[flow/run.sh]
#!/bin/bash
# the make line also repeats each setting of config.mk as NAME=value (left out here)
make -C /OpenROAD-flow-scripts/flow DESIGN_CONFIG=/design/flow/config.mk WORK_HOME=/design/flow/orfs CLKGATE_MAP_FILE= finish
[flow/config.mk]
export PLATFORM = sky130hd
export DESIGN_NAME = alu_top
export DESIGN_NICKNAME = alu_top
export VERILOG_FILES = /design/flow/design.v
export SDC_FILE = /design/flow/constraint.sdc
export NUM_CORES = 4
export LEC_CHECK = 0
export ABC_AREA = 1
export CAP_MARGIN = 20
export CORE_MARGIN = 2
export CORE_UTILIZATION = 72
export CTS_CLUSTER_DIAMETER = 241
export CTS_CLUSTER_SIZE = 38
export SETUP_SLACK_MARGIN = 3.87
export SLEW_MARGIN = 20
[flow/constraint.sdc]
create_clock -name core_clock -period 16.1 [get_ports {CLK}]
set_input_delay 3.2200 -clock core_clock [delete_from_list [all_inputs] [get_ports {CLK}]]
set_output_delay 3.2200 -clock core_clock [all_outputs]
set_load 0.01 [all_outputs]
[flow/design.v]
module alu_top(CLK, OP1, OP2, OPRN, OUT, ZERO);
	input CLK;
	input [31:0] OP1;
	input [31:0] OP2;
	input [5:0] OPRN;
	output [31:0] OUT;
	output ZERO;
	reg [31:0] op1_q, op2_q;
	reg [5:0] oprn_q;
	reg [31:0] out_q;
	reg zero_q;
	wire [31:0] alu_out;
	wire alu_zero;
	ALU alu_inst(alu_out, alu_zero, op1_q, op2_q, oprn_q);
	always @(posedge CLK) begin
		op1_q <= OP1;
		op2_q <= OP2;
		oprn_q <= OPRN;
		out_q <= alu_out;
		zero_q <= alu_zero;
	end
	assign OUT = out_q;
	assign ZERO = zero_q;
endmodule

`timescale 1ns/10ps
module mux(result, operand1, operand2, control);
	input operand1, operand2, control;
	output result;
	wire notwire, and1wire, and2wire;
	not not1(notwire, control);
	and and1(and1wire, operand1, notwire);
	and and2(and2wire, operand2, control);
	or or1(result, and1wire, and2wire);
endmodule
module mux26_2x1(result, operand1, operand2, control);
	input [25:0] operand1, operand2;
	input control;
	output [25:0] result;
	genvar i; generate
		for (i=0; i<26; i=i+1)begin : mux5_2x1_gen_loop
			mux m(result[i], operand1[i], operand2[i], control);
		end
	endgenerate
endmodule
module mux5_2x1(result, operand1, operand2, control);
	input [4:0] operand1, operand2;
	input control;
	output [4:0] result;
	genvar i; generate
		for (i=0; i<5; i=i+1)begin : mux5_2x1_gen_loop
			mux m(result[i], operand1[i], operand2[i], control);
		end
	endgenerate
endmodule
module mux32_2x1(result, operand1, operand2, control);
	input [31:0] operand1, operand2;
	input control;
	output [31:0] result;
	genvar i; generate
		for (i=0; i<32; i=i+1)begin : mux_gen_loop
			mux m(result[i], operand1[i], operand2[i], control);
		end
	endgenerate
endmodule
module mux64_2x1(result, operand1, operand2, control);
	input [63:0] operand1, operand2;
	input control;
	output [63:0] result;
	genvar i;
	generate
		for (i=0; i<64; i=i+1)
		begin : mux_gen_loop
			mux m(result[i], operand1[i], operand2[i], control);
		end
	endgenerate
endmodule
module mux32_4x1(result, operand1, operand2, operand3, operand4, control);
	input [31:0] operand1, operand2, operand3, operand4;
	input [1:0] control;
	output [31:0] result;
	wire [31:0] mux1Wire, mux2Wire;
	mux32_2x1 m1(.result(mux1Wire), .operand1(operand1), .operand2(operand2), .control(control[0]));
	mux32_2x1 m2(.result(mux2Wire), .operand1(operand3), .operand2(operand4), .control(control[0]));
	mux32_2x1 m3(.result(result), .operand1(mux1Wire), .operand2(mux2Wire), .control(control[1]));
endmodule
module mux32_8x1(result, operand1, operand2, operand3, operand4, 
	operand5, operand6, operand7, operand8, control);
	input [31:0] operand1, operand2, operand3, operand4, operand5, operand6, operand7, operand8;
	input [2:0] control;
	output [31:0] result;
	wire [31:0] mux1Wire, mux2Wire;
	mux32_4x1 m1(mux1Wire, operand1, operand2, operand3, operand4, control[1:0]);
	mux32_4x1 m2(mux2Wire, operand5, operand6, operand7, operand8, control[1:0]);
	mux32_2x1 m3(result, mux1Wire, mux2Wire, control[2]);
endmodule
module mux32_16x1(result, operand1, operand2, operand3, operand4, 
	operand5, operand6, operand7, operand8,
	operand9, operand10, operand11, operand12, 
	operand13, operand14, operand15, operand16, control);
	input [31:0] operand1, operand2, operand3, operand4, 
	operand5, operand6, operand7, operand8, 
	operand9, operand10, operand11, operand12, 
	operand13, operand14, operand15, operand16;
	input [3:0] control;
	output [31:0] result;
	wire [31:0] mux1Wire, mux2Wire;
	mux32_8x1 m1(.result(mux1Wire), .operand1(operand1), .operand2(operand2), .operand3(operand3), 
		.operand4(operand4), .operand5(operand5), .operand6(operand6), .operand7(operand7), 
		.operand8(operand8), .control(control[2:0]));
	mux32_8x1 m2(.result(mux2Wire), .operand1(operand9), .operand2(operand10), .operand3(operand11), 
		.operand4(operand12), .operand5(operand13), .operand6(operand14), .operand7(operand15), 
		.operand8(operand16), .control(control[2:0]));
	mux32_2x1 m3(.result(result), .operand1(mux1Wire), .operand2(mux2Wire), .control(control[3]));
endmodule
module mux32_32x1(result, d0, d1, d2, d3, d4, d5, d6, d7, d8, d9, d10, d11, d12, d13, d14, d15, 
	d16, d17, d18, d19, d20, d21, d22, d23, d24, d25, d26, d27, d28, d29, d30, d31, control);
	input [31:0] d0, d1, d2, d3, d4, d5, d6, d7, d8, d9, d10, d11, d12, d13, d14, d15, 
	d16, d17, d18, d19, d20, d21, d22, d23, d24, d25, d26, d27, d28, d29, d30, d31;
	input [4:0] control;
	output [31:0] result;
	wire [31:0] mux1Wire, mux2Wire;
	mux32_16x1 m1(mux1Wire, d0, d1, d2, d3, d4, d5, d6, d7, 
		d8, d9, d10, d11, d12, d13, d14, d15, control[3:0]);
	mux32_16x1 m2(mux2Wire, d16, d17, d18, d19, d20, d21, d22, d23, 
		d24, d25, d26, d27, d28, d29, d30, d31, control[3:0]);
	mux32_2x1 m3(result, mux1Wire, mux2Wire, control[4]);
endmodule
module twosComplement(result, operand);
	input [31:0] operand;
	output [31:0] result;
	wire [31:0] notwire;
	wire notNeeded;
	wire add = 1'b0;
	wire [31:0] uno = 32'b1;
	genvar i;
	for (i=0; i<32; i=i+1) begin : logic_loop
		not not1(notwire[i], operand[i]);
	end
	rc_add_sub_32 rc(result, notNeeded, notwire, uno, add);
endmodule
module twosComplement64(result, operand);
	input [63:0] operand;
	output [63:0] result;
	wire [63:0] notwire;
	wire notNeeded;
	wire add = 1'b0;
	wire [63:0] uno = 64'b1;
	genvar i;
	for (i=0; i<64; i=i+1) begin : logic_loop
		not not1(notwire[i], operand[i]);
	end
	rc_add_sub_64 rc(result, notNeeded, notwire, uno, add);
endmodule
module buf32(result, operand);
	input [31:0] operand;
	output [31:0] result;
	genvar i;
	for (i=0; i<32; i=i+1) begin : logic_loop
		buf nb(result[i], operand[i]);
	end
endmodule
module lineDecoder2to4(d, b);
	input [1:0] b;
	output [3:0] d;
	wire [1:0] bundle;
	not n0(bundle[0], b[0]);
	not n1(bundle[1], b[1]);
	and a0(d[0], bundle[0], bundle[1]);
	and a1(d[1], bundle[1], b[0]);
	and a2(d[2], b[1], bundle[0]);
	and a3(d[3], b[1], b[0]);
endmodule
module lineDecoder3to8(d, b);
	input [2:0] b;
	output [7:0] d;
	wire [4:0] bundle;
	lineDecoder2to4 l(bundle[3:0], b[1:0]);
	not n0(bundle[4], b[2]);
	genvar i;
	for (i=0; i<4; i=i+1) begin : logic_loop
		and a1(d[i], bundle[i], bundle[4]);
		and a2(d[i+4], bundle[i], b[2]);
	end
endmodule
module lineDecoder4to16(d, b);
	input [3:0] b;
	output [15:0] d;
	wire [8:0] bundle;
	lineDecoder3to8 l(bundle[7:0], b[2:0]);
	not n0(bundle[8], b[3]);
	genvar i;
	for (i=0; i<8; i=i+1) begin : logic_loop
		and a1(d[i], bundle[i], bundle[8]);
		and a2(d[i+8], bundle[i], b[3]);
	end
endmodule
module lineDecoder5to32(d, b);
	input [4:0] b;
	output [31:0] d;
	wire [16:0] bundle;
	lineDecoder4to16 l(bundle[15:0], b[3:0]);
	not n0(bundle[16], b[4]);
	genvar i;
	for (i=0; i<16; i=i+1) begin : logic_loop
		and a1(d[i], bundle[i], bundle[16]);
		and a2(d[i+16], bundle[i], b[4]);
	end
endmodule
module nor32(result, operand1, operand2);
	input [31:0] operand1, operand2;
	output [31:0] result;
	genvar i;
	generate
		for (i=0; i<32; i=i+1)
		begin : nor32_loop
			nor nor1(result[i], operand1[i], operand2[i]);
		end
	endgenerate
endmodule
module and32(result, operand1, operand2);
	input [31:0] operand1, operand2;
	output [31:0] result;
	genvar i;
	generate
		for (i=0; i<32; i=i+1)
		begin : and32_loop
			and a1(result[i], operand1[i], operand2[i]);
		end
	endgenerate
endmodule
module inv32(result, operand);
	input [31:0] operand;
	output [31:0] result;
	genvar i;
	generate
		for (i=0; i<32; i=i+1)
		begin : inv32_loop
			not not1(result[i], operand[i]);
		end
	endgenerate
endmodule
module or31x1(result, operand);
	input [31:0] operand;
	wire [29:0] orWire; 
	output result;
	or o0(orWire[0], operand[0], operand[1]);
	or o1(orWire[1], orWire[0], operand[2]);
	or o2(orWire[2], orWire[1], operand[3]);
	or o3(orWire[3], orWire[2], operand[4]);
	or o4(orWire[4], orWire[3], operand[5]);
	or o5(orWire[5], orWire[4], operand[6]);
	or o6(orWire[6], orWire[5], operand[7]);
	or o7(orWire[7], orWire[6], operand[8]);
	or o8(orWire[8], orWire[7], operand[9]);
	or o9(orWire[9], orWire[8], operand[10]);
	or o10(orWire[10], orWire[9], operand[11]);
	or o11(orWire[11], orWire[10], operand[12]);
	or o12(orWire[12], orWire[11], operand[13]);
	or o13(orWire[13], orWire[12], operand[14]);
	or o14(orWire[14], orWire[13], operand[15]);
	or o15(orWire[15], orWire[14], operand[16]);
	or o16(orWire[16], orWire[15], operand[17]);
	or o17(orWire[17], orWire[16], operand[18]);
	or o18(orWire[18], orWire[17], operand[19]);
	or o19(orWire[19], orWire[18], operand[20]);
	or o20(orWire[20], orWire[19], operand[21]);
	or o21(orWire[21], orWire[20], operand[22]);
	or o22(orWire[22], orWire[21], operand[23]);
	or o23(orWire[23], orWire[22], operand[24]);
	or o24(orWire[24], orWire[23], operand[25]);
	or o25(orWire[25], orWire[24], operand[26]);
	or o26(orWire[26], orWire[25], operand[27]);
	or o27(orWire[27], orWire[26], operand[28]);
	or o28(orWire[28], orWire[27], operand[29]);
	or o29(orWire[29], orWire[28], operand[30]);
	or o30(result, orWire[29], operand[31]);
endmodule
module or32(result, operand1, operand2);
	input [31:0] operand1, operand2;
	output [31:0] result;
	wire [31:0] norWire;
	nor32 n1(norWire, operand1, operand2);
	inv32 i1(result, norWire);
endmodule
module rc_add_sub_32(result, carryOut, operand1, operand2, subtractNotAdd);
	input [31:0] operand1, operand2;
	input subtractNotAdd;
	output [31:0] result;
	output carryOut;
	wire [31:0] xorProduct;
	wire [31:0] wireNext;
	genvar i;
	generate
		for (i=0; i<32; i=i+1) begin : rc_add_sub_32_loop
			xor xor_inst(xorProduct[i], subtractNotAdd, operand2[i]);
			if(i!=0 && i!=31) begin
				full_adder fa(result[i], wireNext[i],
					operand1[i], xorProduct[i], wireNext[i-1]);
			end else if(i==0) begin
				full_adder fa(result[i], wireNext[i],
					operand1[i], xorProduct[i], subtractNotAdd);
			end else if(i==31) begin
				full_adder fa(result[i], carryOut,
					operand1[i], xorProduct[i], wireNext[i-1]);
			end
		end
	endgenerate
endmodule
module rc_add_sub_64(r, c, o, p, sNa);
	input [63:0] o, p;
	input sNa;
	output [63:0] r;
	output c;
	wire [63:0] xorProduct, wireNext;
	genvar i;
	generate
		for (i=0; i<64; i=i+1) begin : rc_add_sub_64_loop
			xor xor_inst(xorProduct[i], sNa, p[i]);
			if(i!=0 && i!=63) begin
				full_adder fa(r[i], wireNext[i], o[i], xorProduct[i], wireNext[i-1]);
			end else if(i==0) begin
				full_adder fa(r[i], wireNext[i], o[i], xorProduct[i], sNa);
			end else if(i==63) begin
				full_adder fa(r[i], c, o[i], xorProduct[i], wireNext[i-1]);
			end
		end
	endgenerate
endmodule
module full_adder(s, co, o, p, ci);
	input o, p, ci;
	output s, co;
	wire HA1sum, HA1carry, HA2carry;
	half_adder h1(HA1sum, HA1carry, o, p);
	half_adder h2(s, HA2carry, HA1sum, ci);
	or orI(co, HA1carry, HA2carry);
endmodule
module half_adder(s, c, o, p);
	input o, p;
	output s, c;
	xor i(s, o, p);
	and j(c, o, p);
endmodule
`timescale 1ns/10ps
module barrel_shifter(result, operand, shift, leftNotRight);
	input [31:0] operand;
	input [31:0] shift;
	input leftNotRight;
	output [31:0] result;
	wire [31:0] shiftOut0, shiftOut1, muxOut;
	wire orResult;
	right_shifter rs(.result(shiftOut0), .operand(operand), .shift(shift[4:0]));
	left_shifter ls(.result(shiftOut1), .operand(operand), .shift(shift[4:0]));
	mux32_2x1 m(.result(muxOut), .operand1(shiftOut0), 
		.operand2(shiftOut1), .control(leftNotRight));
	or31x1 or1(orResult, {5'b0,{shift[31:5]}});
	mux32_2x1 m1(.result(result), .operand1(muxOut), 
		.operand2(0), .control(orResult));
endmodule
module left_shifter(result, operand, shift);
	input [31:0] operand;
	input [4:0] shift;
	output [31:0] result;
	wire mOut [3:0][31:0];
	genvar i, m, j, k;
	generate
		for (i=0; i<=31; i=i+1)
		begin : input_mux_gen_loop_
			if(i>0) begin
				mux m1(.result(mOut[0][i]), .operand1(operand[i]), .operand2(operand[i-1]), .control(shift[0]));
			end else begin
				mux m2(.result(mOut[0][i]), .operand1(operand[i]), .operand2(1'b0), .control(shift[0]));
			end
		end
		for (m=0; m<3; m=m+1)
		begin : inner_col_mux_gen_loop_
			for (k=0; k<=31; k=k+1)
			begin : inner_mux_gen_loop_
				if(k>=2**(m+1)) begin
					mux m3(.result(mOut[m+1][k]), .operand1(mOut[m][k]), .operand2(mOut[m][k-2**(m+1)]), .control(shift[m+1]));
				end else begin
					mux m4(.result(mOut[m+1][k]), .operand1(mOut[m][k]), .operand2(1'b0), .control(shift[m+1]));
				end
			end
		end
		for (j=0; j<=31; j=j+1)
		begin : result_mux_gen_loop_
			if(j>=16) begin
				mux m5(.result(result[j]), .operand1(mOut[3][j]), .operand2(mOut[3][j-16]), .control(shift[4]));
			end else begin
				mux m6(.result(result[j]), .operand1(mOut[3][j]), .operand2(1'b0), .control(shift[4]));
			end
		end
	endgenerate
endmodule
module right_shifter(result, operand, shift);
	input [31:0] operand;
	input [4:0] shift;
	output [31:0] result;
	wire mOut [3:0][31:0];
	genvar i, m, j, k;
	generate
		for (i=0; i<=31; i=i+1)
		begin : input_mux_gen_loop_
			if(i<31) begin
				mux m1(.result(mOut[0][i]), .operand1(operand[i]), .operand2(operand[i+1]), .control(shift[0]));
			end else begin
				mux m2(.result(mOut[0][i]), .operand1(operand[i]), .operand2(1'b0), .control(shift[0]));
			end
		end
		for (m=0; m<3; m=m+1)
		begin : inner_col_mux_gen_loop_
			for (k=0; k<=31; k=k+1)
			begin : inner_mux_gen_loop_
				if(k<32-2**(m+1)) begin
					mux m3(.result(mOut[m+1][k]), .operand1(mOut[m][k]), .operand2(mOut[m][k+2**(m+1)]), .control(shift[m+1]));
				end else begin
					mux m4(.result(mOut[m+1][k]), .operand1(mOut[m][k]), .operand2(1'b0), .control(shift[m+1]));
				end
			end
		end
		for (j=0; j<=31; j=j+1)
		begin : result_mux_gen_loop_
			if(j<16) begin
				mux m5(.result(result[j]), .operand1(mOut[3][j]), .operand2(mOut[3][j+16]), .control(shift[4]));
			end else begin
				mux m6(.result(result[j]), .operand1(mOut[3][j]), .operand2(1'b0), .control(shift[4]));
			end
		end
	endgenerate
endmodule
module mult_32Bit_Unsigned(resultHigh, resultLow, multiplicand, multiplier);
	input [31:0] multiplicand, multiplier;
	output [31:0] resultHigh, resultLow;
	wire cOut [31:0];
	wire [31:0] op2Wire [31:0];
	and32 an(op2Wire[0], multiplicand, {32{multiplier[0]}});
	buf b2(cOut[0], 1'b0);
	buf b(resultLow[0], op2Wire[0][0]);
	genvar j;
	generate
		for (j=1; j<32; j=j+1) begin : loop_
			wire [31:0] op1Wire;
			and32 an(op1Wire, multiplicand, {32{multiplier[j]}});
			rc_add_sub_32 ad(op2Wire[j], cOut[j], op1Wire, {cOut[j-1],{op2Wire[j-1][31:1]}}, 1'b0);
			buf b(resultLow[j], op2Wire[j][0]);
		end
	endgenerate
	buf32 b4(resultHigh, {cOut[31],{op2Wire[31][31:1]}});
endmodule
module mult(resultHigh, resultLow, multiplicand, multiplier);
	input [31:0] multiplicand, multiplier;
	output [31:0] resultHigh, resultLow;
	wire [31:0] bundle [3:0];
	wire [63:0] unsignedWire, twosOutm, muxOut;
	wire xorGate;
	xor o(xorGate, multiplicand[31], multiplier[31]);
	twosComplement t1(bundle[0], multiplicand);
	mux32_2x1 m1(bundle[1], multiplicand, bundle[0], multiplicand[31]);
	twosComplement t2(bundle[2], multiplier);
	mux32_2x1 m2(bundle[3], multiplier, bundle[2], multiplier[31]);
	mult_32Bit_Unsigned mul(unsignedWire[63:32], unsignedWire[31:0], bundle[1], bundle[3]);
	twosComplement64 t3(twosOutm, unsignedWire);
	mux64_2x1 m3(muxOut, unsignedWire, twosOutm, xorGate);
	buf32 b1(resultLow, muxOut[31:0]);
	buf32 b2(resultHigh, muxOut[63:32]);
endmodule
`timescale 1ns/10ps
module ALU(OUT, ZERO, OP1, OP2, OPRN);
	input [(32 -1):0] OP1;  
	input [(32 -1):0] OP2;  
	input [(6 -1):0] OPRN;  
	output [(32 -1):0] OUT;  
	output ZERO;
	wire [31:0] addSubWire;
	wire [31:0] shftWire;
	wire [31:0] mulWire;
	wire [31:0] andWire;
	wire [31:0] orWire;
	wire [31:0] norWire;
	wire [31:0] nullWire;
	wire carryWire;
	wire nonZero;
	wire [31:0] muxWire;
	wire lnr;
	wire andADDWire;
	wire orADDWire;
	and andADD(andADDWire, OPRN[0], OPRN[3]);
	rc_add_sub_32 addSub(.result(addSubWire), .carryOut(carryWire), .operand1(OP1), .operand2(OP2), .subtractNotAdd(OPRN[1])); 
	mult mult_32Bit_Signed(.resultHigh(nullWire), .resultLow(mulWire), .multiplicand(OP1), .multiplier(OP2));
	not lnrNOT(lnr, OPRN[0]);
	barrel_shifter b1(shftWire, OP1, OP2, lnr);
	nor32 n1(.result(norWire), .operand1(OP1), .operand2(OP2));
	or32 o1(.result(orWire), .operand1(OP1), .operand2(OP2));
	and32 a1(.result(andWire), .operand1(OP1), .operand2(OP2));
	mux32_16x1 m1(muxWire, addSubWire, addSubWire, addSubWire, mulWire, 
		shftWire, shftWire, andWire, orWire, 
		norWire, addSubWire, addSubWire, addSubWire, 
		addSubWire, addSubWire, addSubWire, 
		addSubWire, OPRN[3:0]);
	or31x1 or1(nonZero, muxWire);
	not zeroNOT(ZERO, nonZero);
	buf32 bbb(OUT, muxWire);
endmodule
==> results of run 1 <==
==> per-stage QoR <==
stage               cells  setup WS, ns
floorplan            3196        -11.61
global placement     3755        -11.96
detailed placement   3755        -13.25
CTS                  3790        -12.28
==> repair_timing <==
action                     CTS
setup buffers               19
pin swaps                  218
setup endpoints to repair   20
resized                    164
hold endpoints to repair     0
==> layer usage <==
layer  GRT usage  GRT overflow
met1      0.7370             1
met5      0.4025             0
met3      0.5992             1
met2      0.8849            10
met4      0.6868             8
==> run_results.csv, run 1 <==
group,metric,value,unit
logic_synthesis,xor_share,0.01866,
logic_synthesis,synthesis.area,23940,sq um
outcome,lastStage,"global routing",
floorplanning,die_w,186.3,um
placement,dp_hpwl,74560,um
floorplanning,num_rows,66,
logic_synthesis,yosys.area_share.aoi,0.09117,
global_routing,overflow,20,
logic_synthesis,ys_cells,3196,
logic_synthesis,area_leaders,"fa_1 (39%), nand2_1 (16%), dfxtp_1 (8.4%), ha_1 (6.5%), nand3_1 (5.2%)",
placement,placed_area,26940,sq um
logic_synthesis,synthFlopType,"dfxtp_1",
logic_synthesis,most_common_cell,"nand2_1",
clocking,numClockSinks,101,
global_routing,grt.total_usage,0.7325,
logic_synthesis,mux_area_frac,0,
clocking,cts_max_level,3,
logic_synthesis,syn_nets,3857,
logic_synthesis,adder_share,0.4543,
logic_synthesis,synth_flops,101,
floorplanning,coreArea,32620,sq um
logic_synthesis,synth-edff-count,0,
logic_synthesis,yosys.area_share.simple,0.2686,
logic_synthesis,syn_avg_cell_area,7.489,sq um
clocking,hold_buffers,0,
floorplanning,fp_util,0.7338,
logic_synthesis,synthTopLogicFamily,"adder cells",
logic_synthesis,yosys_warnings,5,
outcome,status,"stopped before the end",
placement,io_buffer_count,101,
placement,globalplace.congestion,1.102,
logic_synthesis,ys_types,39,
logic_synthesis,postSynthSeqShare,0.08447,
logic_synthesis,synthTopCellsByCount,"nand2_1 (1026), fa_1 (465), nor2_1 (286), inv_1 (265), nand3_1 (247)",
logic_synthesis,synthArstFlopShare,0,
clocking,cts_buffers,9,
floorplanning,ios,104,
floorplanning,fp.dieH,186.3,um
logic_synthesis,ys_area,23940,sq um
logic_synthesis,synth_top_area_share,0.3889,
outcome,error,"[ERROR GRT-0116] Global routing finished with congestion. Check the congestion regions in the DRC Viewer.",
floorplanning,die_area,34720,sq um
clocking,clockBufferDepth,2,
logic_synthesis,largest_area_cell,"fa_1",
clocking,cts-root-buf,"clkbuf_16",
logic_synthesis,syn-instance-count,3196,
==> run 2, diff against run 1 <==
Settings changed: ABC_AREA 1 to not set, CORE_UTILIZATION 72 to 70, CTS_CLUSTER_DIAMETER 241 to 240, CTS_CLUSTER_SIZE 38 to 31, HOLD_SLACK_MARGIN set to 0.29, SETUP_SLACK_MARGIN 3.87 to not set.
Clock period 16.1 ns to 27.8 ns, I/O delays scaled along.
==> run 2 against run 1 <==
Compared with the run above: the flow again stops in global routing; die size grew 0.18%; synthesized cell count down 19%; synthesized area is 2.6% lower.
==> run_results.csv, run 2 <==
group,metric,value,unit
outcome,status,"stopped before the end",
outcome,lastStage,"global routing",
outcome,error,"[ERROR GRT-0116] Global routing finished with congestion. Check the congestion regions in the DRC Viewer.",
placement,placed_area,24940,sq um
clocking,clockBufferDepth,2,
logic_synthesis,synthTopLogicFamily,"adder cells",
clocking,cts_buffers,9,
logic_synthesis,synth-edff-count,0,
floorplanning,die_area,34780,sq um
logic_synthesis,syn_nets,3249,
floorplanning,ios,104,
logic_synthesis,ys_area,23310,sq um
logic_synthesis,most_common_cell,"nand2_1",
floorplanning,num_rows,66,
floorplanning,coreArea,32700,sq um
clocking,cts_max_level,3,
clocking,numClockSinks,101,
logic_synthesis,yosys_warnings,5,
floorplanning,die_w,186.5,um
placement,globalplace.congestion,1.108,
logic_synthesis,xor_share,0.03612,
logic_synthesis,synthArstFlopShare,0,
global_routing,overflow,4,
logic_synthesis,adder_share,0.4668,
logic_synthesis,mux_area_frac,0.08281,
floorplanning,fp_util,0.7130,
placement,io_buffer_count,101,
logic_synthesis,synth_flops,101,
logic_synthesis,ys_types,78,
logic_synthesis,largest_area_cell,"fa_1",
placement,place_inst,3023,
logic_synthesis,synthesis.area,23310,sq um
floorplanning,fp.dieH,186.5,um
logic_synthesis,syn_avg_cell_area,9.009,sq um
logic_synthesis,synthFlopType,"dfxtp_1",
logic_synthesis,postSynthSeqShare,0.08672,
logic_synthesis,ys_cells,2588,
global_routing,grt.total_usage,0.6279,
logic_synthesis,yosys.area_share.simple,0.1442,
placement,dp_hpwl,70890,um
clocking,cts-root-buf,"clkbuf_16",
logic_synthesis,synthTopCellsByCount,"nand2_1 (587), fa_1 (465), inv_1 (172), clkbuf_1 (145), o21ai_0 (136)",
logic_synthesis,area_leaders,"fa_1 (40%), nand2_1 (9.5%), dfxtp_1 (8.7%), ha_1 (6.7%), mux2_2 (3.7%)",
logic_synthesis,yosys.area_share.aoi,0.1202,
logic_synthesis,syn-instance-count,2588,
logic_synthesis,synth_top_area_share,0.3993,
==> run 2: repair_timing <==
action,4_1_cts
setup buffers,5
endpoints found under the setup margin,4
pin swaps,206
resized,317
cloned,0
hold buffers,0
==> run 2: per-layer routing <==
| layer | global-route usage | overflow |
|---|---|---|
| met1 | 0.6891 | 0 |
| met2 | 0.8305 | 2 |
| met3 | 0.3910 | 0 |
| met4 | 0.5531 | 2 |
| met5 | 0.09753 | 0 |
==> run 2: through the flow <==
stage / utilization / hold slack [ns] / worst slack [ns]
detailed placement: 0.7628 / 0.8496 / -2.592
global placement: 0.7628 / 0.8515 / -1.374
CTS: 0.7964 / 0.8764 / -1.008
floorplan: - / 0.6618 / -0.7957
==> run 3, diff against run 2 <==
Settings changed: ABC_AREA set to 1, CAP_MARGIN 20 to 15, CORE_MARGIN 2 to 6, CORE_UTILIZATION 70 to 29, CTS_CLUSTER_DIAMETER 240 to not set, CTS_CLUSTER_SIZE 31 to 12, HOLD_SLACK_MARGIN 0.29 to not set, MAX_ROUTING_LAYER set to met4, MIN_ROUTING_LAYER set to met2, PLACE_DENSITY_LB_ADDON set to 0.24, SETUP_SLACK_MARGIN set to 5.0, TNS_END_PERCENT set to 50.
Clock period 27.8 ns to 24.7 ns, I/O delays scaled along.
==> run 3 against run 2 <==
Compared with the run above: the layout now fails its checks (setup timing); die size grew to 2.6 times the previous value; synthesized cell count up 23%; synthesized area grew 2.7%.
==> run_results.csv, run 3 <==
group,metric,value,unit
logic_synthesis,yosys.area_share.aoi,0.09117,
global_routing,overflow,0,
clocking,cts.clk_slew.worst_paths,0.09,ns
clocking,numClockSinks,101,
timing,rsz0062_at_grt,"yes",
logic_synthesis,ys_cells,3196,
logic_synthesis,syn-instance-count,3196,
floorplanning,coreArea,81070,sq um
worst_setup_path,rr_worst_depth,86,
logic_synthesis,synthFlopType,"dfxtp_1",
global_routing,antenna_found_initial,11,
timing,period_used_share,1.135,
worst_hold_path,hold_class,"flip-flop to flip-flop",
logic_synthesis,synth_top_area_share,0.3889,
layout,flop_area,2043,sq um
drt,ant_nets,0,
worst_setup_path,cp_max_fo,2,
placement,globalplace.congestion,1.035,
worst_setup_path,worst_ep_required_time,25.00,ns
layout,area_delta_synth_final,17.58,%
drt,wl_per_cell,23.41,um
logic_synthesis,yosys_warnings,5,
worst_setup_path,rr_startpoint,"op1_q[0]",
worst_setup_path,cp-start-kind,"flip-flop",
floorplanning,num_rows,104,
floorplanning,ios,104,
clocking,cts_buffers,9,
logic_synthesis,postSynthSeqShare,0.08447,
clocking,hold_buffers,0,
logic_synthesis,mux_area_frac,0,
drt,drt_wl_total,102700,um
worst_setup_path,critPathKind,"flip-flop to flip-flop",
worst_setup_path,path_delay_family,"adder cells",
worst_setup_path,max_stage_delay,0.59,ns
floorplanning,die_area,89570,sq um
drt,first_pass_iters,14,
global_routing,first_global_vias,33620,
layout,num-fill-cells,8675,
drt,drc_errors,0,
clocking,cts_tree,"done",
worst_setup_path,path_depth,86,
logic_synthesis,syn_nets,3857,
logic_synthesis,synth-edff-count,0,
clocking,cts_max_level,3,
drt,vias_per_cell,6.915,
worst_hold_path,worstHoldEndpoint,"out_q[22]",
logic_synthesis,ys_area,23940,sq um
worst_setup_path,reg2reg_slack,-3.33,ns
timing,clock_skew,0.01234,ns
timing,hold_viol,0,
timing,drv_slew,0,
timing,finalWorstPathRequiredPeriod,28.03,ns
logic_synthesis,synthTopLogicFamily,"adder cells",
timing,setup_ws,-3.329,ns
timing,setup_viol,6,
timing,worst_slew_pin_slew,1.160,ns
floorplanning,fp.dieH,299.3,um
logic_synthesis,area_leaders,"fa_1 (39%), nand2_1 (16%), dfxtp_1 (8.4%), ha_1 (6.5%), nand3_1 (5.2%)",
logic_synthesis,synthTopCellsByCount,"nand2_1 (1026), fa_1 (465), nor2_1 (286), inv_1 (265), nand3_1 (247)",
logic_synthesis,synth_flops,101,
clocking,clockBufferDepth,2,
flow_run,warnings,36,
logic_synthesis,synthesis.area,23940,sq um
logic_synthesis,ys_types,39,
global_routing,grt.total_usage,0.3604,
layout,num-nets-final,3937,
worst_setup_path,crit_top_cell,"fa_2",
timing,fmax,35.68,MHz
layout,fin_util,0.3472,
worst_setup_path,critPathArrivalTime,28.33,ns
drt,drtIter0Drc,5759,
layout,logic_area,20950,sq um
worst_setup_path,path_buffers,8,
worst_setup_path,worstSetupEndpointType,"flip-flop",
floorplanning,fp_util,0.2953,
clocking,clkLatencyLatePin,0.40,ns
drt,vias,30350,
logic_synthesis,syn_avg_cell_area,7.489,sq um
logic_synthesis,yosys.area_share.simple,0.2686,
global_routing,grt_max_degree,70,
placement,io_buffer_count,101,
worst_hold_path,hold_path_depth,3,
logic_synthesis,adder_share,0.4543,
flow_run,maxCapViolations,0,
worst_setup_path,cp-endpoint,"zero_q",
global_routing,grt_pass1_wl,153200,um
logic_synthesis,most_common_cell,"nand2_1",
logic_synthesis,synthArstFlopShare,0,
logic_synthesis,xor_share,0.01866,
worst_setup_path,cp_slowest_cell,"fa_2",
clocking,cts-root-buf,"clkbuf_16",
timing,relSlewSlack,0.2238,
logic_synthesis,largest_area_cell,"fa_1",
worst_setup_path,r2r_end,"zero_q",
floorplanning,die_w,299.3,um
worst_hold_path,holdCritStartpoint,"op2_q[22]",
outcome,status,"complete, but fails checks",
placement,dp_hpwl,75070,um
worst_setup_path,cp-startpoint,"op1_q[0]",
outcome,violatedChecks,"setup timing",
run 3: metrics by stage:
step	TNS (ns)	hold slack, ns	instances	setup slack (ns)	instance area (sq um)
final	-13.34	0.7293	4389	-3.329	28140
after global routing	-17.49	0.7586	4374	-4.044	28110
after CTS	-14.37	0.6943	4337	-3.481	27770
after detailed placement	-20.99	0.6715	4303	-4.643	26610
after global placement	-19.39	0.7060	4303	-4.394	26610
after floorplan	-13.60	0.5868	3196	-3.425	24090
run 3: repair_timing:
action,4_1_cts,5_1_grt
setup endpoints to repair,12,13
gates cloned,0,1
setup buffers,18,3
pin swaps,199,209
gates resized,284,93
run 3: area by class of cell:
class / instances / area share
clock buffers: 9 / 0.008002
multi-input cells: 2617 / 0.7443
well taps: 1060 / 0.04712
inverters: 279 / 0.03757
diodes: 48 / 0.004268
clock inverters: 7 / 0.003201
repair buffers: 268 / 0.08291
flip-flops and latches: 101 / 0.07260
run 3: layer usage:
layer | wire length [um] | vias up | GRT usage
met5 | 0 | - | -
met4 | 10950 | 0 | 0.07246
met3 | 43800 | 967 | 0.4853
met2 | 47990 | 8100 | 0.4088
met1 | 0 | 11112 | -
li1 | - | 10171 | -
==> run 4, diff against run 3 <==
Settings changed: ABC_AREA 1 to not set, CAP_MARGIN 15 to 20, CORE_MARGIN 6 to 2, CORE_UTILIZATION 29 to 70, CTS_CLUSTER_SIZE 12 to 82, MAX_ROUTING_LAYER met4 to not set, MIN_ROUTING_LAYER met2 to not set, PLACE_DENSITY_LB_ADDON 0.24 to 0.22, SETUP_SLACK_MARGIN 5.0 to not set, TNS_END_PERCENT 50 to not set.
Clock period 24.7 ns to 27.3 ns, I/O delays scaled along.
==> run 4 against run 3 <==
Compared with the run above: the run now fails in global routing; synthesized area decreased by 2.6%; synthesized cell count fell by 19%; die size down 61%.
==> run_results.csv, run 4 <==
group,metric,value,unit
outcome,status,"stopped before the end",
outcome,lastStage,"global routing",
outcome,error,"[ERROR GRT-0116] Global routing finished with congestion. Check the congestion regions in the DRC Viewer.",
logic_synthesis,yosys_warnings,5,
logic_synthesis,synthFlopType,"dfxtp_1",
placement,place_inst,3030,
placement,globalplace.congestion,1.150,
floorplanning,die_w,186.5,um
logic_synthesis,adder_share,0.4668,
placement,io_buffer_count,101,
logic_synthesis,synth-edff-count,0,
logic_synthesis,xor_share,0.03612,
clocking,cts_buffers,9,
placement,dp_hpwl,71990,um
logic_synthesis,yosys.area_share.simple,0.1442,
logic_synthesis,most_common_cell,"nand2_1",
floorplanning,coreArea,32700,sq um
logic_synthesis,mux_area_frac,0.08281,
clocking,clockBufferDepth,2,
floorplanning,ios,104,
logic_synthesis,synth_top_area_share,0.3993,
logic_synthesis,area_leaders,"fa_1 (40%), nand2_1 (9.5%), dfxtp_1 (8.7%), ha_1 (6.7%), mux2_2 (3.7%)",
logic_synthesis,synthesis.area,23310,sq um
logic_synthesis,yosys.area_share.aoi,0.1202,
logic_synthesis,largest_area_cell,"fa_1",
floorplanning,die_area,34780,sq um
floorplanning,fp_util,0.7130,
logic_synthesis,synthTopCellsByCount,"nand2_1 (587), fa_1 (465), inv_1 (172), clkbuf_1 (145), o21ai_0 (136)",
logic_synthesis,syn_nets,3249,
logic_synthesis,synthArstFlopShare,0,
clocking,numClockSinks,101,
clocking,cts_max_level,3,
logic_synthesis,ys_types,78,
placement,dp_slack,-3.224,ns
global_routing,grt.total_usage,0.6663,
logic_synthesis,syn_avg_cell_area,9.009,sq um
logic_synthesis,synth_flops,101,
floorplanning,num_rows,66,
logic_synthesis,ys_area,23310,sq um
logic_synthesis,syn-instance-count,2588,
logic_synthesis,postSynthSeqShare,0.08672,
logic_synthesis,synthTopLogicFamily,"adder cells",
floorplanning,fp.dieH,186.5,um
clocking,cts-root-buf,"clkbuf_16",
global_routing,overflow,13,
logic_synthesis,ys_cells,2588,
[run 4: stage by stage]
step,utilization,hold slack [ns],cell area [sq um]
4_1_cts,0.8005,0.7975,26180
3_5_place_dp,0.7655,0.7740,25030
3_3_place_gp,0.7655,0.7838,25030
2_1_floorplan,-,0.6618,23500
[run 4: routing by layer]
layer	global-route usage	GRT overflow
met3	0.4568	0
met1	0.7237	0
met2	0.8429	8
met5	0.1923	0
met4	0.5995	5
[run 4: timing repair]
action,in CTS
setup endpoints to repair,5
hold buffers,0
resized,343
setup buffers,4
pin swaps,218
==> run 5, diff against run 4 <==
Settings changed: CORE_UTILIZATION 70 to 58, CTS_CLUSTER_SIZE 82 to 90, PLACE_DENSITY_LB_ADDON 0.22 to not set, SETUP_SLACK_MARGIN set to 4.5, TNS_END_PERCENT set to 5.
Clock period 27.3 ns to 16.1 ns, I/O delays scaled along.
==> run 5 against run 4 <==
Compared with the run above: die size grew 20%; the layout now fails its checks (setup timing); synthesized area unchanged; synthesized cell count unchanged.
==> run_results.csv, run 5 <==
group,metric,value,unit
worst_setup_path,cp-startpoint,"op1_q[0]",
worst_setup_path,crit_top_cell,"fa_2",
worst_setup_path,critPathArrivalTime,29.57,ns
layout,num-nets-final,3394,
timing,clock_skew,0.009048,ns
logic_synthesis,synth-edff-count,0,
clocking,cts.clk_slew.worst_paths,0.08,ns
logic_synthesis,synthFlopType,"dfxtp_1",
drt,ant_nets,0,
floorplanning,fp.dieH,204.5,um
logic_synthesis,synth_top_area_share,0.3993,
flow_run,warnings,36,
timing,setup_viol,17,
logic_synthesis,adder_share,0.4668,
drt,vias_per_cell,6.906,
timing,hold_viol,0,
global_routing,overflow,0,
global_routing,grt.total_usage,0.4855,
worst_setup_path,critPathKind,"flip-flop to flip-flop",
timing,setup_ws,-13.17,ns
timing,drv_slew,0,
logic_synthesis,most_common_cell,"nand2_1",
worst_hold_path,hold_path_depth,3,
logic_synthesis,synthesis.area,23310,sq um
layout,fin_cells,3268,
clocking,cts-root-buf,"clkbuf_16",
worst_setup_path,cp-endpoint,"zero_q",
worst_setup_path,worstSetupEndpointType,"flip-flop",
logic_synthesis,syn_nets,3249,
timing,rsz0062_at_grt,"yes",
worst_setup_path,worst_ep_required_time,16.40,ns
floorplanning,die_w,204.5,um
worst_setup_path,cp_max_fo,2,
flow_run,maxCapViolations,0,
logic_synthesis,yosys.area_share.aoi,0.1202,
logic_synthesis,mux_area_frac,0.08281,
worst_setup_path,r2r_end,"zero_q",
floorplanning,coreArea,39730,sq um
worst_setup_path,rr_worst_depth,87,
placement,dp_slack,-13.75,ns
worst_setup_path,rr_startpoint,"op1_q[0]",
logic_synthesis,area_leaders,"fa_1 (40%), nand2_1 (9.5%), dfxtp_1 (8.7%), ha_1 (6.7%), mux2_2 (3.7%)",
placement,dp_hpwl,76140,um
drt,vias,22570,
timing,period_used_share,1.818,
worst_setup_path,path_delay_family,"adder cells",
worst_setup_path,cp-start-kind,"flip-flop",
logic_synthesis,ys_cells,2588,
outcome,status,"complete, but fails checks",
placement,io_buffer_count,101,
worst_hold_path,holdCritStartpoint,"op2_q[18]",
logic_synthesis,ys_types,78,
floorplanning,die_area,41820,sq um
floorplanning,ios,104,
drt,wl_per_cell,31.83,um
worst_setup_path,path_buffers,15,
logic_synthesis,largest_area_cell,"fa_1",
worst_setup_path,cp_slowest_cell,"fa_2",
placement,place_inst,3246,
timing,worst_slew_pin_slew,1.156,ns
logic_synthesis,syn-instance-count,2588,
placement,globalplace.congestion,1.098,
global_routing,antenna_found_initial,7,
floorplanning,num_rows,73,
worst_hold_path,worstHoldEndpoint,"out_q[18]",
clocking,clkLatencyLatePin,0.39,ns
timing,fmax,34.16,MHz
timing,fin_hold_ws,0.8259,ns
logic_synthesis,xor_share,0.03612,
logic_synthesis,synthArstFlopShare,0,
worst_hold_path,hold_class,"flip-flop to flip-flop",
clocking,numClockSinks,101,
logic_synthesis,synthTopCellsByCount,"nand2_1 (587), fa_1 (465), inv_1 (172), clkbuf_1 (145), o21ai_0 (136)",
timing,finalWorstPathRequiredPeriod,29.27,ns
timing,relSlewSlack,0.2248,
logic_synthesis,yosys.area_share.simple,0.1442,
clocking,hold_buffers,0,
logic_synthesis,synthTopLogicFamily,"adder cells",
global_routing,first_global_vias,23177,
worst_setup_path,max_stage_delay,0.64,ns
logic_synthesis,yosys_warnings,5,
drt,drtIter0Drc,3378,
clocking,cts_tree,"done",
outcome,violatedChecks,"setup timing",
clocking,clockBufferDepth,2,
logic_synthesis,ys_area,23310,sq um
logic_synthesis,synth_flops,101,
logic_synthesis,postSynthSeqShare,0.08672,
drt,first_pass_iters,10,
drt,drt_wl_total,104000,um
global_routing,grt_max_degree,68,
logic_synthesis,syn_avg_cell_area,9.009,sq um
worst_setup_path,reg2reg_slack,-13.17,ns
floorplanning,fp_util,0.5868,
global_routing,grt_pass1_wl,147000,um
worst_setup_path,path_depth,87,
drt,drc_errors,0,
layout,area_delta_synth_final,17.58,%
clocking,cts_buffers,9,
clocking,cts_max_level,3,
run 5: cell type report:
class	count	area, sq um
Sequential cell	101	2037
Inverter	174	656.9
Fill cell	2807	12320
Clock inverter	7	91.34
Multi-Input combinational cell	2109	20910
Tap cell	525	656.9
Antenna cell	5	12.51
Clock buffer	9	225.2
Timing Repair Buffer	338	2828
run 5: metal layers:
metal | wire, um | vias to the layer above | GRT usage | share of wire
li1 | - | 8852 | - | -
met3 | 16330 | 576 | 0.1969 | 0.16
met2 | 43630 | 2107 | 0.7151 | 0.42
met5 | 75 | - | 0 | 0.00072
met1 | 35940 | 11023 | 0.6110 | 0.35
met4 | 8025 | 12 | 0.2627 | 0.077
run 5: what timing repair did:
action | 4_1_cts | 5_1_grt
endpoints found under the hold margin | 0 | 0
setup buffers | 1 | 0
gates resized | 267 | 116
setup endpoints to repair | 21 | 22
cloned | 0 | 0
pin swaps | 206 | 151
run 5: metrics by stage:
stage               setup TNS (ns)    util  area, sq um
finish                     -121.48  0.6900        27410
global route               -128.36  0.6897        27400
CTS                        -117.12  0.6816        27080
detailed placement         -130.26  0.6568        26100
global placement           -119.58  0.6568        26100
floorplan                  -109.25       -        23460
==> run 6, diff against run 5 <==
Settings changed: ABC_AREA set to 1, CELL_PAD_IN_SITES_GLOBAL_PLACEMENT set to 1, CORE_MARGIN 2 to 6, CORE_UTILIZATION 58 to 40, CTS_CLUSTER_SIZE 90 to 74, GPL_ROUTABILITY_DRIVEN set to 0, GPL_TIMING_DRIVEN set to 0, HOLD_SLACK_MARGIN set to 0.29, MIN_ROUTING_LAYER set to met1, PLACE_DENSITY_LB_ADDON set to 0.18, SETUP_SLACK_MARGIN 4.5 to 3.43, TNS_END_PERCENT 5 to 85.
Clock period 16.1 ns to 25.0 ns, I/O delays scaled along.
==> run 6 against run 5 <==
Compared with the run above: still fails the layout checks on setup timing; clock skew up 0.0035 ns; register-to-register slack better by 9.5 ns; die size up 57%; sequential share of layout area down 0.19 points; highest routed layer unchanged; cell count up 26%; critical endpoint unchanged; worst setup slack better by 9.5 ns.
==> run_results.csv, run 6 <==
group,metric,value,unit
logic_synthesis,synthTopCellsByCount,"nand2_1 (1026), fa_1 (465), nor2_1 (286), inv_1 (265), nand3_1 (247)",
floorplanning,ios,104,
timing,fmax,34.85,MHz
drt,vias,24031,
floorplanning,die_area,65850,sq um
logic_synthesis,synthFlopType,"dfxtp_1",
logic_synthesis,syn_nets,3857,
outcome,status,"complete, but fails checks",
outcome,violatedChecks,"setup timing",
drt,vias_per_cell,5.831,
worst_setup_path,path_depth,87,
logic_synthesis,ys_types,39,
drt,drc_errors,0,
timing,fin_setup_tns,-13.44,ns
clocking,cts_tree,"done",
layout,fin_cells,4121,
logic_synthesis,synth-edff-count,0,
logic_synthesis,yosys_warnings,5,
timing,hold_viol,0,
floorplanning,fp.dieH,256.6,um
logic_synthesis,synthesis.area,23940,sq um
logic_synthesis,adder_share,0.4543,
global_routing,antenna_found_initial,3,
worst_setup_path,crit_top_cell,"fa_2",
worst_hold_path,hold_class,"flip-flop to flip-flop",
drt,drt_wl_total,105200,um
global_routing,grt_pass1_wl,155800,um
clocking,cts.clk_slew.worst_paths,0.08,ns
layout,num-nets-final,4001,
clocking,cts_max_level,3,
logic_synthesis,syn-instance-count,3196,
logic_synthesis,synthArstFlopShare,0,
clocking,cts_buffers,9,
clocking,numClockSinks,101,
logic_synthesis,syn_avg_cell_area,7.489,sq um
drt,ant_nets,0,
clocking,clockBufferDepth,2,
worst_setup_path,critPathArrivalTime,28.99,ns
logic_synthesis,synth_top_area_share,0.3889,
global_routing,grt_max_degree,20,
drt,wl_per_cell,25.52,um
worst_setup_path,cp_slowest_cell,"fa_2",
logic_synthesis,largest_area_cell,"fa_1",
flow_run,warnings,34,
worst_setup_path,worst_ep_required_time,25.29,ns
timing,clock_skew,0.01257,ns
timing,rsz0062_at_grt,"yes",
worst_hold_path,holdCritStartpoint,"op2_q[20]",
worst_hold_path,worstHoldEndpoint,"out_q[20]",
worst_setup_path,worstSetupEndpointType,"flip-flop",
logic_synthesis,ys_area,23940,sq um
floorplanning,num_rows,89,
layout,area_delta_synth_final,17.10,%
logic_synthesis,ys_cells,3196,
timing,relSlewSlack,0.2928,
global_routing,grt.total_usage,0.3129,
placement,io_buffer_count,101,
floorplanning,die_w,256.6,um
worst_hold_path,hold_path_depth,3,
drt,first_pass_iters,7,
worst_setup_path,path_delay_family,"adder cells",
logic_synthesis,synth_flops,101,
placement,dp_hpwl,84080,um
clocking,clkLatencyLatePin,0.40,ns
logic_synthesis,postSynthSeqShare,0.08447,
worst_setup_path,cp-endpoint,"zero_q",
worst_setup_path,path_buffers,12,
logic_synthesis,yosys.area_share.simple,0.2686,
timing,drv_slew,0,
worst_setup_path,rr_startpoint,"op1_q[0]",
floorplanning,fp_util,0.4056,
worst_setup_path,r2r_end,"zero_q",
worst_setup_path,cp-startpoint,"op1_q[0]",
clocking,hold_buffers,0,
worst_setup_path,cp_max_fo,8,
clocking,cts-root-buf,"clkbuf_16",
worst_setup_path,critPathKind,"flip-flop to flip-flop",
logic_synthesis,synthTopLogicFamily,"adder cells",
timing,worst_slew_pin_slew,1.061,ns
logic_synthesis,area_leaders,"fa_1 (39%), nand2_1 (16%), dfxtp_1 (8.4%), ha_1 (6.5%), nand3_1 (5.2%)",
worst_setup_path,max_stage_delay,0.58,ns
global_routing,first_global_vias,23906,
flow_run,maxCapViolations,0,
global_routing,overflow,0,
logic_synthesis,xor_share,0.01866,
worst_setup_path,rr_worst_depth,87,
worst_setup_path,reg2reg_slack,-3.70,ns
logic_synthesis,yosys.area_share.aoi,0.09117,
logic_synthesis,mux_area_frac,0,
timing,setup_ws,-3.697,ns
timing,setup_viol,6,
timing,period_used_share,1.148,
drt,drtIter0Drc,3217,
logic_synthesis,most_common_cell,"nand2_1",
timing,finalWorstPathRequiredPeriod,28.70,ns
floorplanning,coreArea,59020,sq um
placement,place_inst,4070,
worst_setup_path,cp-start-kind,"flip-flop",
==> run 6: metrics by stage <==
stage / cell area, sq um / hold slack, ns / setup WS [ns] / util
after floorplan: 24090 / 0.5868 / -3.125 / -
after global placement: 26070 / 0.6960 / -6.122 / 0.4417
after detailed placement: 26070 / 0.6925 / -6.433 / 0.4417
after CTS: 27730 / 0.7112 / -3.895 / 0.4698
after global routing: 28020 / 0.7777 / -4.206 / 0.4748
final: 28030 / 0.7138 / -3.697 / 0.4749
==> run 6: cell type report <==
class | instances | area, sq um
antenna | 3 | 7.507
timing repair buffer | 133 | 1251
tap | 773 | 967.2
clock inverter | 7 | 95.09
clock buffer | 9 | 225.2
inverter | 279 | 1079
sequential | 101 | 2029
fill | 5927 | 30990
multi-input combinational | 2617 | 21260
buffer | 199 | 1119
==> run 6: metal layers <==
metal	global-route usage	vias to the layer above	wire [um]
li1	-	10314	-
met1	0.4354	11756	42330
met2	0.4572	1610	44100
met3	0.09967	349	13590
met4	0.1144	2	5094
met5	0	-	46
==> run 6: what timing repair did <==
action                                  4_1_cts  5_1_grt
gates resized                               399      101
endpoints found under the setup margin       12       11
setup buffers                                27        5
pin swaps                                   296      220
hold endpoints to repair                      0        0
==> run 7, diff against run 6 <==
Settings changed: ABC_AREA 1 to 0, CELL_PAD_IN_SITES_GLOBAL_PLACEMENT 1 to not set, CORE_MARGIN 6 to 2, CORE_UTILIZATION 40 to 71, CTS_CLUSTER_DIAMETER set to 370, CTS_CLUSTER_SIZE 74 to not set, GPL_TIMING_DRIVEN 0 to not set, HOLD_SLACK_MARGIN 0.29 to not set, MIN_ROUTING_LAYER met1 to met2, PLACE_DENSITY_LB_ADDON 0.18 to not set, SETUP_SLACK_MARGIN 3.43 to 4.61, TNS_END_PERCENT 85 to not set.
Clock period 25.0 ns to 17.4 ns, I/O delays scaled along.
==> run 7 against run 6 <==
Compared with the run above: the flow now stops in global routing; synthesized cell count shrank 19%; synthesized area shrank 2.6%; die size shrank 48%.
==> run_results.csv, run 7 <==
group,metric,value,unit
logic_synthesis,largest_area_cell,"fa_1",
logic_synthesis,postSynthSeqShare,0.08672,
clocking,numClockSinks,101,
logic_synthesis,synthFlopType,"dfxtp_1",
logic_synthesis,yosys_warnings,5,
logic_synthesis,adder_share,0.4668,
outcome,lastStage,"global routing",
outcome,status,"stopped before the end",
logic_synthesis,ys_types,78,
floorplanning,die_area,34300,sq um
logic_synthesis,synthTopCellsByCount,"nand2_1 (587), fa_1 (465), inv_1 (172), clkbuf_1 (145), o21ai_0 (136)",
logic_synthesis,xor_share,0.03612,
logic_synthesis,ys_area,23310,sq um
logic_synthesis,synth_top_area_share,0.3993,
placement,place_inst,3135,
placement,dp_hpwl,63960,um
global_routing,grt.total_usage,0.9187,
floorplanning,num_rows,66,
clocking,cts_buffers,9,
floorplanning,fp_util,0.7184,
logic_synthesis,yosys.area_share.simple,0.1442,
global_routing,overflow,581,
logic_synthesis,synth_flops,101,
logic_synthesis,synth-edff-count,0,
floorplanning,fp.dieH,185.2,um
clocking,cts_max_level,3,
logic_synthesis,area_leaders,"fa_1 (40%), nand2_1 (9.5%), dfxtp_1 (8.7%), ha_1 (6.7%), mux2_2 (3.7%)",
logic_synthesis,syn-instance-count,2588,
logic_synthesis,yosys.area_share.aoi,0.1202,
outcome,error,"[ERROR GRT-0116] Global routing finished with congestion. Check the congestion regions in the DRC Viewer.",
clocking,cts-root-buf,"clkbuf_16",
logic_synthesis,synthTopLogicFamily,"adder cells",
logic_synthesis,synthesis.area,23310,sq um
clocking,hold_buffers,0,
logic_synthesis,most_common_cell,"nand2_1",
placement,dp_slack,-11.60,ns
floorplanning,ios,104,
clocking,clockBufferDepth,2,
floorplanning,die_w,185.2,um
logic_synthesis,mux_area_frac,0.08281,
logic_synthesis,synthArstFlopShare,0,
placement,placed_area,26310,sq um
placement,io_buffer_count,101,
logic_synthesis,syn_avg_cell_area,9.009,sq um
floorplanning,coreArea,32450,sq um
logic_synthesis,ys_cells,2588,
logic_synthesis,syn_nets,3249,
[run 7: layer usage]
| metal | overflow | track usage |
|---|---|---|
| met1 | - | - |
| met2 | 77 | 0.9215 |
| met3 | 357 | 0.9876 |
| met4 | 100 | 0.8133 |
| met5 | 47 | 0.8637 |
[run 7: repair_timing]
| action | in CTS |
|---|---|
| gates resized | 211 |
| setup endpoints to repair | 20 |
| setup buffers | 10 |
| hold endpoints to repair | 0 |
| pin swaps | 193 |
==> run 8, diff against run 7 <==
Settings changed: ABC_AREA 0 to 1, CAP_MARGIN 20 to 0, CORE_UTILIZATION 71 to 57, CTS_CLUSTER_DIAMETER 370 to not set, CTS_CLUSTER_SIZE set to 89, GPL_ROUTABILITY_DRIVEN 0 to not set, GPL_TIMING_DRIVEN set to 1, MIN_ROUTING_LAYER met2 to met1, SETUP_SLACK_MARGIN 4.61 to not set, SLEW_MARGIN 20 to 10, TNS_END_PERCENT set to 20.
Clock period 17.4 ns to 25.2 ns, I/O delays scaled along.
==> run 8 against run 7 <==
Compared with the run above: die size is 27% higher; synthesized area is 2.7% higher; synthesized cell count is 23% higher; the layout now fails its checks (setup timing).
==> run_results.csv, run 8 <==
group,metric,value,unit
clocking,cts_max_level,3,
clocking,cts_tree,"done",
worst_hold_path,worstHoldEndpoint,"out_q[21]",
timing,setup_ws,-3.108,ns
worst_setup_path,path_delay_family,"adder cells",
floorplanning,coreArea,41670,sq um
logic_synthesis,yosys.area_share.aoi,0.09117,
drt,first_pass_iters,6,
clocking,numClockSinks,101,
global_routing,antenna_found_initial,1,
floorplanning,num_rows,75,
clocking,post_cts_buffers,0,
logic_synthesis,yosys_warnings,5,
clocking,hold_buffers,0,
logic_synthesis,mux_area_frac,0,
global_routing,overflow,0,
worst_hold_path,holdCritStartpoint,"op2_q[21]",
worst_setup_path,critPathKind,"flip-flop to flip-flop",
logic_synthesis,ys_cells,3196,
drt,drtIter0Drc,2550,
worst_setup_path,reg2reg_slack,-3.11,ns
global_routing,grt_pass1_wl,126600,um
placement,placed_area,25780,sq um
clocking,cts_buffers,9,
placement,place_inst,3766,
timing,hold_viol,0,
flow_run,warnings,36,
floorplanning,die_area,43650,sq um
logic_synthesis,synthTopCellsByCount,"nand2_1 (1026), fa_1 (465), nor2_1 (286), inv_1 (265), nand3_1 (247)",
timing,drv_slew,0,
worst_setup_path,cp-endpoint,"zero_q",
placement,dp_slack,-3.859,ns
layout,fin_cells,3782,
timing,fin_setup_tns,-11.81,ns
worst_setup_path,critPathArrivalTime,28.58,ns
logic_synthesis,xor_share,0.01866,
worst_setup_path,r2r_end,"zero_q",
drt,drc_errors,0,
global_routing,grt.total_usage,0.3838,
global_routing,first_global_vias,22160,
timing,finalWorstPathRequiredPeriod,28.31,ns
logic_synthesis,largest_area_cell,"fa_1",
timing,period_used_share,1.123,
drt,wl_per_cell,21.61,um
timing,worst_slew_pin_slew,1.318,ns
timing,fmax,35.33,MHz
logic_synthesis,syn-instance-count,3196,
logic_synthesis,yosys.area_share.simple,0.2686,
placement,io_buffer_count,101,
worst_setup_path,cp-start-kind,"flip-flop",
placement,globalplace.congestion,0.9968,
outcome,violatedChecks,"setup timing",
clocking,clkLatencyLatePin,0.38,ns
timing,relSlewSlack,0.1183,
logic_synthesis,synth_flops,101,
worst_setup_path,max_stage_delay,0.60,ns
floorplanning,ios,104,
logic_synthesis,ys_types,39,
worst_setup_path,cp_slowest_cell,"fa_2",
logic_synthesis,postSynthSeqShare,0.08447,
layout,stdcell_area,26770,sq um
timing,clock_skew,0.01103,ns
worst_hold_path,hold_class,"flip-flop to flip-flop",
worst_setup_path,worstSetupEndpointType,"flip-flop",
logic_synthesis,synth-edff-count,0,
clocking,cts.clk_slew.worst_paths,0.07,ns
layout,area_delta_synth_final,11.86,%
clocking,cts-root-buf,"clkbuf_16",
logic_synthesis,synthesis.area,23940,sq um
worst_setup_path,cp-startpoint,"op1_q[0]",
worst_setup_path,cp_max_fo,2,
logic_synthesis,adder_share,0.4543,
logic_synthesis,synth_top_area_share,0.3889,
floorplanning,die_w,208.9,um
drt,vias_per_cell,5.916,
timing,rsz0062_at_grt,"yes",
logic_synthesis,synthArstFlopShare,0,
worst_setup_path,rr_worst_depth,83,
floorplanning,fp.dieH,208.9,um
layout,fin_util,0.6426,
logic_synthesis,synthFlopType,"dfxtp_1",
logic_synthesis,area_leaders,"fa_1 (39%), nand2_1 (16%), dfxtp_1 (8.4%), ha_1 (6.5%), nand3_1 (5.2%)",
worst_setup_path,path_depth,83,
global_routing,grt_max_degree,70,
worst_setup_path,rr_startpoint,"op1_q[0]",
drt,ant_nets,0,
logic_synthesis,ys_area,23940,sq um
worst_setup_path,path_buffers,8,
logic_synthesis,syn_avg_cell_area,7.489,sq um
worst_setup_path,worst_ep_required_time,25.47,ns
worst_hold_path,hold_path_depth,3,
outcome,status,"complete, but fails checks",
floorplanning,fp_util,0.5745,
worst_setup_path,crit_top_cell,"fa_2",
placement,dp_hpwl,64610,um
drt,drt_wl_total,81740,um
layout,num-nets-final,3899,
logic_synthesis,most_common_cell,"nand2_1",
logic_synthesis,synthTopLogicFamily,"adder cells",
clocking,clockBufferDepth,2,
flow_run,maxCapViolations,0,
drt,vias,22376,
timing,setup_viol,6,
logic_synthesis,syn_nets,3857,
[run 8: layout make-up]
cell class | count | area (sq um)
Clock buffer | 9 | 225.2
Multi-Input combinational cell | 2617 | 20720
Antenna cell | 1 | 2.502
Clock inverter | 6 | 80.08
Tap cell | 539 | 674.4
Sequential cell | 101 | 2042
Inverter | 279 | 1050
Fill cell | 3676 | 14890
Timing Repair Buffer | 230 | 1979
[run 8: repair_timing]
item / in CTS / in global routing
endpoints found under the setup margin: 6 / 7
gates resized: 256 / 53
pin swaps: 192 / 84
[run 8: per-layer routing]
metal  track usage  share of wire  up-vias  wire length (um)
li1              -              -    10090                 -
met1        0.5283           0.40    11009             32820
met2        0.5943           0.45     1054             36540
met3       0.07770           0.10      221              8271
met4        0.1635          0.050        2              4096
met5             0        0.00022        -                18
[run 8: through the flow]
stage | hold WS [ns]
4_1_cts | 0.6729
2_1_floorplan | 0.5868
3_5_place_dp | 0.6510
6_report | 0.6823
5_1_grt | 0.7397
3_3_place_gp | 0.6788
==> run 9, diff against run 8 <==
Settings changed: ABC_AREA 1 to 0, CELL_PAD_IN_SITES_GLOBAL_PLACEMENT set to 3, CORE_UTILIZATION 57 to 17, GPL_TIMING_DRIVEN 1 to 0, MIN_ROUTING_LAYER met1 to met2, SETUP_SLACK_MARGIN set to 1.92.
Clock period 25.2 ns to 34.9 ns, I/O delays scaled along.
==> run 9 against run 8 <==
Compared with the run above: now clean on timing, DRC and antenna; sequential share of layout area fell by 0.15 points; synthesized area fell by 2.6%; wire length rose by 72%; global-route usage decreased by 8.3 points; fmax is 12% lower; sequential cell count did not move; cell count rose by 20%; critical path depth shrank 5; critical endpoint unchanged; highest routed layer unchanged.
==> run_results.csv, run 9 <==
group,metric,value,unit
logic_synthesis,postSynthSeqShare,0.08672,
clocking,cts_tree,"done",
logic_synthesis,yosys.area_share.simple,0.1442,
logic_synthesis,syn_nets,3249,
timing,period_used_share,0.9200,
clocking,numClockSinks,101,
logic_synthesis,synthesis.area,23310,sq um
worst_setup_path,cp-endpoint,"zero_q",
worst_hold_path,hold_class,"flip-flop to flip-flop",
worst_setup_path,rr_worst_depth,78,
layout,flop_area,2027,sq um
placement,dp_hpwl,109700,um
timing,finalWorstPathRequiredPeriod,32.11,ns
worst_setup_path,critPathKind,"flip-flop to flip-flop",
worst_setup_path,rr_startpoint,"op2_q[0]",
clocking,cts_max_level,3,
global_routing,grt_pass1_wl,191100,um
floorplanning,die_area,140100,sq um
logic_synthesis,synthTopCellsByCount,"nand2_1 (587), fa_1 (465), inv_1 (172), clkbuf_1 (145), o21ai_0 (136)",
timing,hold_viol,0,
flow_run,warnings,34,
drt,first_pass_iters,9,
timing,fin_setup_tns,0,ns
floorplanning,die_w,374.3,um
logic_synthesis,synthFlopType,"dfxtp_1",
logic_synthesis,adder_share,0.4668,
clocking,cts.clk_slew.worst_paths,0.09,ns
clocking,cts-root-buf,"clkbuf_16",
drt,ant_nets,0,
logic_synthesis,ys_types,78,
logic_synthesis,area_leaders,"fa_1 (40%), nand2_1 (9.5%), dfxtp_1 (8.7%), ha_1 (6.7%), mux2_2 (3.7%)",
worst_setup_path,worst_ep_required_time,35.25,ns
global_routing,grt_max_degree,22,
layout,num-fill-cells,15321,
worst_setup_path,path_depth,78,
logic_synthesis,xor_share,0.03612,
worst_hold_path,worstHoldEndpoint,"out_q[25]",
global_routing,grt.total_usage,0.3007,
logic_synthesis,ys_cells,2588,
worst_setup_path,cp-start-kind,"flip-flop",
drt,drt_wl_total,140700,um
clocking,clkLatencyLatePin,0.47,ns
timing,drv_slew,0,
worst_setup_path,crit_top_cell,"fa_1",
logic_synthesis,synth_flops,101,
outcome,status,"finished clean",
logic_synthesis,most_common_cell,"nand2_1",
worst_setup_path,path_delay_family,"adder cells",
drt,wl_per_cell,31.09,um
clocking,clockBufferDepth,2,
drt,vias,28532,
drt,drc_errors,0,
logic_synthesis,syn_avg_cell_area,9.009,sq um
placement,io_buffer_count,101,
worst_setup_path,cp-startpoint,"op2_q[0]",
worst_hold_path,holdCritStartpoint,"op1_q[25]",
timing,clock_skew,0.04301,ns
layout,fin_util,0.1995,
timing,setup_viol,0,
drt,vias_per_cell,6.307,
timing,worst_slew_pin_slew,1.404,ns
layout,area_delta_synth_final,16.21,%
logic_synthesis,syn-instance-count,2588,
drt,drtIter0Drc,4803,
timing,rsz0062_at_grt,"no",
flow_run,maxCapViolations,0,
worst_setup_path,cp_max_fo,12,
logic_synthesis,synthArstFlopShare,0,
logic_synthesis,yosys.area_share.aoi,0.1202,
worst_setup_path,reg2reg_slack,2.79,ns
floorplanning,coreArea,135800,sq um
worst_setup_path,path_buffers,7,
timing,relSlewSlack,0.05181,
global_routing,antenna_found_initial,14,
worst_hold_path,hold_path_depth,3,
global_routing,overflow,0,
worst_setup_path,worstSetupEndpointType,"flip-flop",
worst_setup_path,r2r_end,"zero_q",
clocking,cts_buffers,9,
layout,num-nets-final,3366,
clocking,hold_buffers,0,
logic_synthesis,synth_top_area_share,0.3993,
floorplanning,fp.dieH,374.3,um
floorplanning,ios,104,
worst_setup_path,cp_slowest_cell,"or4b_2",
logic_synthesis,ys_area,23310,sq um
logic_synthesis,synthTopLogicFamily,"adder cells",
floorplanning,fp_util,0.1717,
logic_synthesis,largest_area_cell,"fa_1",
worst_setup_path,max_stage_delay,0.67,ns
global_routing,first_global_vias,33943,
timing,fin_hold_ws,0.8905,ns
timing,fmax,31.14,MHz
floorplanning,num_rows,135,
logic_synthesis,synth-edff-count,0,
placement,globalplace.congestion,1.042,
logic_synthesis,mux_area_frac,0.08281,
worst_setup_path,critPathArrivalTime,32.46,ns
layout,logic_area,19850,sq um
logic_synthesis,yosys_warnings,5,
==> run 9: what timing repair did <==
| item | CTS | global route |
|---|---|---|
| pin swaps | 0 | 0 |
| setup buffers | 0 | 3 |
| resized | 11 | 52 |
| endpoints found under the setup margin | 2 | 3 |
==> run 9: stage by stage <==
step	area, sq um	setup slack, ns	instances
final	27090	2.791	4524
after global placement	26550	0.8849	4470
after detailed placement	26590	0.9394	4472
after global routing	27060	1.946	4511
after CTS	26920	1.945	4488
after floorplan	23310	5.301	2588
==> run 9: final cells by class <==
| cell class | instances | area share |
|---|---|---|
| sequential | 101 | 0.07481 |
| timing repair buffer | 106 | 0.03893 |
| inverter | 174 | 0.02424 |
| clock inverter | 7 | 0.003325 |
| buffer | 204 | 0.03228 |
| multi-input combinational | 2109 | 0.7328 |
| antenna | 33 | 0.003048 |
| clock buffer | 9 | 0.008313 |
| tap | 1781 | 0.08225 |
==> run 9: per-layer routing <==
layer,vias up,track usage,share of wire
li1,8789,-,-
met1,9747,-,0
met2,8964,0.3435,0.47
met3,949,0.4033,0.43
met4,83,0.06824,0.079
met5,-,0.1626,0.020
